alpha:
Design blockRunner, start of the top module:
module blockRunner(
    input wire CLK,              
    input wire RST_BTN,          
    output wire VGA_HS_O,        
    output wire VGA_VS_O,        
    output reg [3:0] VGA_R,      
    output reg [3:0] VGA_G,      
    output reg [3:0] VGA_B,      
    output wire a, ba, c, d, e, f, g,
    output wire a1, ba1, c1, d1, e1, f1, g1,
    output wire a2, ba2, c2, d2, e2, f2, g2,
    output wire a3, ba3, c3, d3, e3, f3, g3,
    input SW0,
    input KEY0,
    input KEY1,
    input KEY2,
    input KEY3
    );
Size: roughly 49 I/O pins, ~26,000 um2 of cells after synthesis.
Settings: LEC_CHECK=0, ABC_AREA=1, CAP_MARGIN=40, CORE_MARGIN=2, CORE_UTILIZATION=72, CTS_CLUSTER_SIZE=16, PLACE_DENSITY_LB_ADDON=0.29, SETUP_SLACK_MARGIN=-0.27, SLEW_MARGIN=20; clock period 4.64 ns.
run.sh (not shown) runs the stock make flow with config.mk's settings and CLKGATE_MAP_FILE=.
In the summary table, alpha is marked failed, with error GRT-0232 raised in global routing (5_1_grt).
> inputs changed (alpha -> beta)
- swapping 72 for 70 in CORE_UTILIZATION
- swapping 40 for 20 in CAP_MARGIN
Findings:
Among alpha and beta, the run that stopped before the end is alpha, and it is the only one.
beta finished all stages; layout check result: FAIL, due to setup timing.
Setup fix buffers added after clock tree synthesis in beta is 14 below alpha.
Relative to alpha, number of instances resized during post-cts repair has decreased by about 37% in beta.
Against alpha, weighted congestion at the end of routability-driven global placement in beta fell slightly.
Against alpha, beta comes in about 3% higher on area inside the core boundary.
| worst-case setup slack after placement | beta vs alpha | better |
Setup changes, beta to gamma
- PLACE_DENSITY_LB_ADDON removed (was 0.29)
- CTS_CLUSTER_SIZE removed (was 16)
- CORE_UTILIZATION changed from 70 to 62
- SETUP_SLACK_MARGIN removed (was -0.27)
- the clock period (ns, I/O delays scaled along) changed from 4.64 to 3.58
Notes after the runs:
Global routing met3 resource utilization: higher on beta. Critical path depth: gamma vs beta up 8.3%. Post-cts sizing count ended up 150% higher on gamma than on beta. gamma -> stages 100% | layout checks FAIL | setup timing. Changes observed in gamma relative to beta: first-pass GRT wire length now larger, wire length on met1 now larger, final non-filler cell total now larger. Where total chip power is concerned, beta is better than gamma. Compared with beta, in gamma total internal power picked up an extra 43%; routed length per instance lost 1.5%.
Changes in delta relative to gamma:
- CORE_UTILIZATION now 9, was 62
- ABC_AREA no longer set, was 1
- the clock period (ns, I/O delays scaled along) now 10.9, was 3.58
==> results <==
- Compare delta and gamma | critical path depth higher: gamma
- The run showing the smaller leakage power is delta.
- Synthesized cell count: delta and gamma compared, lower one is delta
- delta: no failed stages, no open violations at the end
- Flop-to-flop setup slack was lower in the run labelled gamma.
Input changes introduced in epsilon (baseline for comparison: delta):
- CORE_UTILIZATION: 9 -> 40
- the clock period (ns, I/O delays scaled along): 10.9 -> 8.31
[summary]
Sort epsilon and delta by clock tree buffer count of the final layout asc -> top: delta
Summary of epsilon over delta: clock network fraction of design power level, final standard cell utilization of the core went up by 34 points.


Setup of zinc:
blockRunner again, from the RTL that the note above started with.
// blockRunner
module blockRunner(
    input wire CLK,              
    input wire RST_BTN,          
    output wire VGA_HS_O,        
    output wire VGA_VS_O,        
    output reg [3:0] VGA_R,      
    output reg [3:0] VGA_G,      
    output reg [3:0] VGA_B,      
    output wire a, ba, c, d, e, f, g,
    output wire a1, ba1, c1, d1, e1, f1, g1,
    output wire a2, ba2, c2, d2, e2, f2, g2,
    output wire a3, ba3, c3, d3, e3, f3, g3,
    input SW0,
    input KEY0,
    input KEY1,
    input KEY2,
    input KEY3
    );
clock: 14.9 ns
lec_check: 0
cap_margin: 5
cell_pad_in_sites_detail_placement: 2
cell_pad_in_sites_global_placement: 3
core_margin: 8
core_utilization: 68
cts_cluster_diameter: 291
max_routing_layer: met4
min_routing_layer: met1
place_density_lb_addon: 0.05
slew_margin: 20
tns_end_percent: 60
Tool error FLW-0024 stopped zinc during global placement without I/O; no final results.
The following lists how nickel was set up differently from zinc:
- CELL_PAD_IN_SITES_GLOBAL_PLACEMENT: 3 -> unset
- MAX_ROUTING_LAYER: met4 -> unset
- MIN_ROUTING_LAYER: met1 -> unset
- CELL_PAD_IN_SITES_DETAIL_PLACEMENT: 2 -> unset
- SETUP_SLACK_MARGIN: unset -> -0.27
- CORE_MARGIN: 8 -> 2
- TNS_END_PERCENT: 60 -> unset
- PLACE_DENSITY_LB_ADDON: 0.05 -> unset
- CTS_CLUSTER_DIAMETER: 291 -> unset
- CORE_UTILIZATION: 68 -> 70
- CAP_MARGIN: 5 -> 20
- the clock period (ns, I/O delays scaled along): 14.9 -> 4.64
[flow] nickel | stages: complete | final checks: fail | reason: negative setup slack
The combined area of all synthesized cells was comparable across zinc and nickel.
Delta (nickel minus zinc): placeable core region now smaller, total die size decreased by 14% relative to the old numbers, xor and xnor fraction of the mapped netlist area held steady.
### nickel -> garnet
- changing SETUP_SLACK_MARGIN from -0.27 to 1.05
- changing CORE_UTILIZATION from 70 to 40
- changing the clock period (ns, I/O delays scaled along) from 4.64 to 8.31
### Flow results
garnet finished end to end and its layout was clean on timing, DRC and antenna.
Of the two values seen for worst setup path startpoint, display.h_count[6] was produced by garnet and b2Y[1] by nickel.
garnet vs. nickel: clock buffer count from CTS went up by 2.
Total length of routed wires, garnet and nickel: lower on garnet
garnet does better than nickel on total design power.
The run with more setup slack is garnet; nickel has less.
Diff nickel -> garnet: buffers inserted during post-CTS setup optimization down 13; sequential logic power down about 43%; non-clock buffer count down 361; clock power share up 3.0 points; die size up 28000 um2.
Diff nickel..garnet | count of buffers inserted at the top-level ports | unchanged
Modified inputs, willow compared to garnet
- SETUP_SLACK_MARGIN no longer set, was 1.05
- CORE_UTILIZATION now 66, was 40
- CTS_CLUSTER_SIZE now 47, previously not set
- the clock period (ns, I/O delays scaled along) now 6.75, was 8.31
Notes after the runs:
- Against garnet as the reference, willow delivers a lower clock network fraction of design power.
- willow against garnet; total routed wirelength is down by a few percent.
- Relative to garnet, area growth from synthesis to final layout decreased by 1.6 points in willow.
- Est. power | willow vs garnet | willow higher
- Sort garnet and willow by share of the clock period used by the worst path desc -> top: willow
- Compared with garnet, willow has less setup slack.
- The design area of willow was superior to that of garnet.


Starting RTL as in the previous note.
## blockRunner
module blockRunner(
    input wire CLK,              
    input wire RST_BTN,          
    output wire VGA_HS_O,        
    output wire VGA_VS_O,        
    output reg [3:0] VGA_R,      
    output reg [3:0] VGA_G,      
    output reg [3:0] VGA_B,      
    output wire a, ba, c, d, e, f, g,
    output wire a1, ba1, c1, d1, e1, f1, g1,
    output wire a2, ba2, c2, d2, e2, f2, g2,
    output wire a3, ba3, c3, d3, e3, f3, g3,
    input SW0,
    input KEY0,
    input KEY1,
    input KEY2,
    input KEY3
    );
Settings: LEC_CHECK=0, CAP_MARGIN=15, CELL_PAD_IN_SITES_DETAIL_PLACEMENT=2, CORE_MARGIN=8, CORE_UTILIZATION=68, CTS_CLUSTER_DIAMETER=291, MAX_ROUTING_LAYER=met4, MIN_ROUTING_LAYER=met1, PLACE_DENSITY_LB_ADDON=0.05, SLEW_MARGIN=20, TNS_END_PERCENT=60; clock period 10.0 ns.
The starting point aborted during 3_5_place_dp, error DPL-0033.
Edit:
CAP_MARGIN = 20   (was 15)
CELL_PAD_IN_SITES_DETAIL_PLACEMENT = unset   (was 2)
CORE_MARGIN = 2   (was 8)
CORE_UTILIZATION = 40   (was 68)
CTS_CLUSTER_DIAMETER = unset   (was 291)
MAX_ROUTING_LAYER = unset   (was met4)
MIN_ROUTING_LAYER = unset   (was met1)
PLACE_DENSITY_LB_ADDON = unset   (was 0.05)
TNS_END_PERCENT = unset   (was 60)
clock period = 5.84 ns   (was 10.0 ns; I/O delays follow)
What happened:
- With this change the flow completed with no timing, DRC or antenna violations
- die size goes up by 50%
- synthesized cell count does not change
- area after synthesis stays the same
Edit:
CORE_UTILIZATION = 64   (was 40)
SETUP_SLACK_MARGIN = 1.98   (was unset)
clock period = 7.38 ns   (was 5.84 ns; I/O delays follow)
Cell area went up by 2.3%.
Total power drops by 20%.
Setup slack is better by 1.2 ns.
Register-to-register slack improves by 1.2 ns.
Die area goes down by 37%.
Edit:
CORE_UTILIZATION = 17   (was 64)
SETUP_SLACK_MARGIN = unset   (was 1.98)
clock period = 8.31 ns   (was 7.38 ns; I/O delays follow)
=> The new run finished clean. Count of clock-buffer cells in the layout shrinks by 3. Non-clock buffer count drops by 158. Sequential share of layout area increases by 0.23 points.


blockRunner again, from the RTL that the note above started with.
==> flow/config.mk <==
export PLATFORM = sky130hd
export DESIGN_NAME = blockRunner
export DESIGN_NICKNAME = blockRunner
export VERILOG_FILES = /design/flow/design.v
export SDC_FILE = /design/flow/constraint.sdc
export NUM_CORES = 4
export LEC_CHECK = 0
export CAP_MARGIN = 20
export CORE_MARGIN = 2
export CORE_UTILIZATION = 70
export CTS_CLUSTER_SIZE = 47
export SETUP_SLACK_MARGIN = 0.65
export SLEW_MARGIN = 20
==> flow/constraint.sdc <==
create_clock -name core_clock -period 4.45 [get_ports {CLK}]
set_input_delay 0.8900 -clock core_clock [delete_from_list [all_inputs] [get_ports {CLK}]]
set_output_delay 0.8900 -clock core_clock [all_outputs]
set_load 0.01 [all_outputs]
The first run did not get past 5_1_grt with GRT-0232.
Next try:
CORE_UTILIZATION = 68   (was 70)
SETUP_SLACK_MARGIN = -0.47   (was 0.65)
clock period = 4.65 ns   (was 4.45 ns; I/O delays follow)
After rerunning:
- Now the flow produced a layout that fails on setup timing
- die area goes up by 2.9%
- area after synthesis is unchanged
- synthesized cell count does not change
Next try:
ABC_AREA = 0   (was not set)
CORE_UTILIZATION = 72   (was 68)
CTS_CLUSTER_SIZE = 34   (was 47)
PLACE_DENSITY_LB_ADDON = 0.0   (was not set)
SETUP_SLACK_MARGIN = 3.15   (was -0.47)
clock period = 11.3 ns   (was 4.65 ns; I/O delays follow)
After rerunning: This time the run finished with timing, DRC and antenna clean; final cell count decreases by 9.3%; wire length decreases by about 20%; register-to-register slack gets better by 6200 ps.
No activity file was given, so power comes from the tool's default toggle rates.
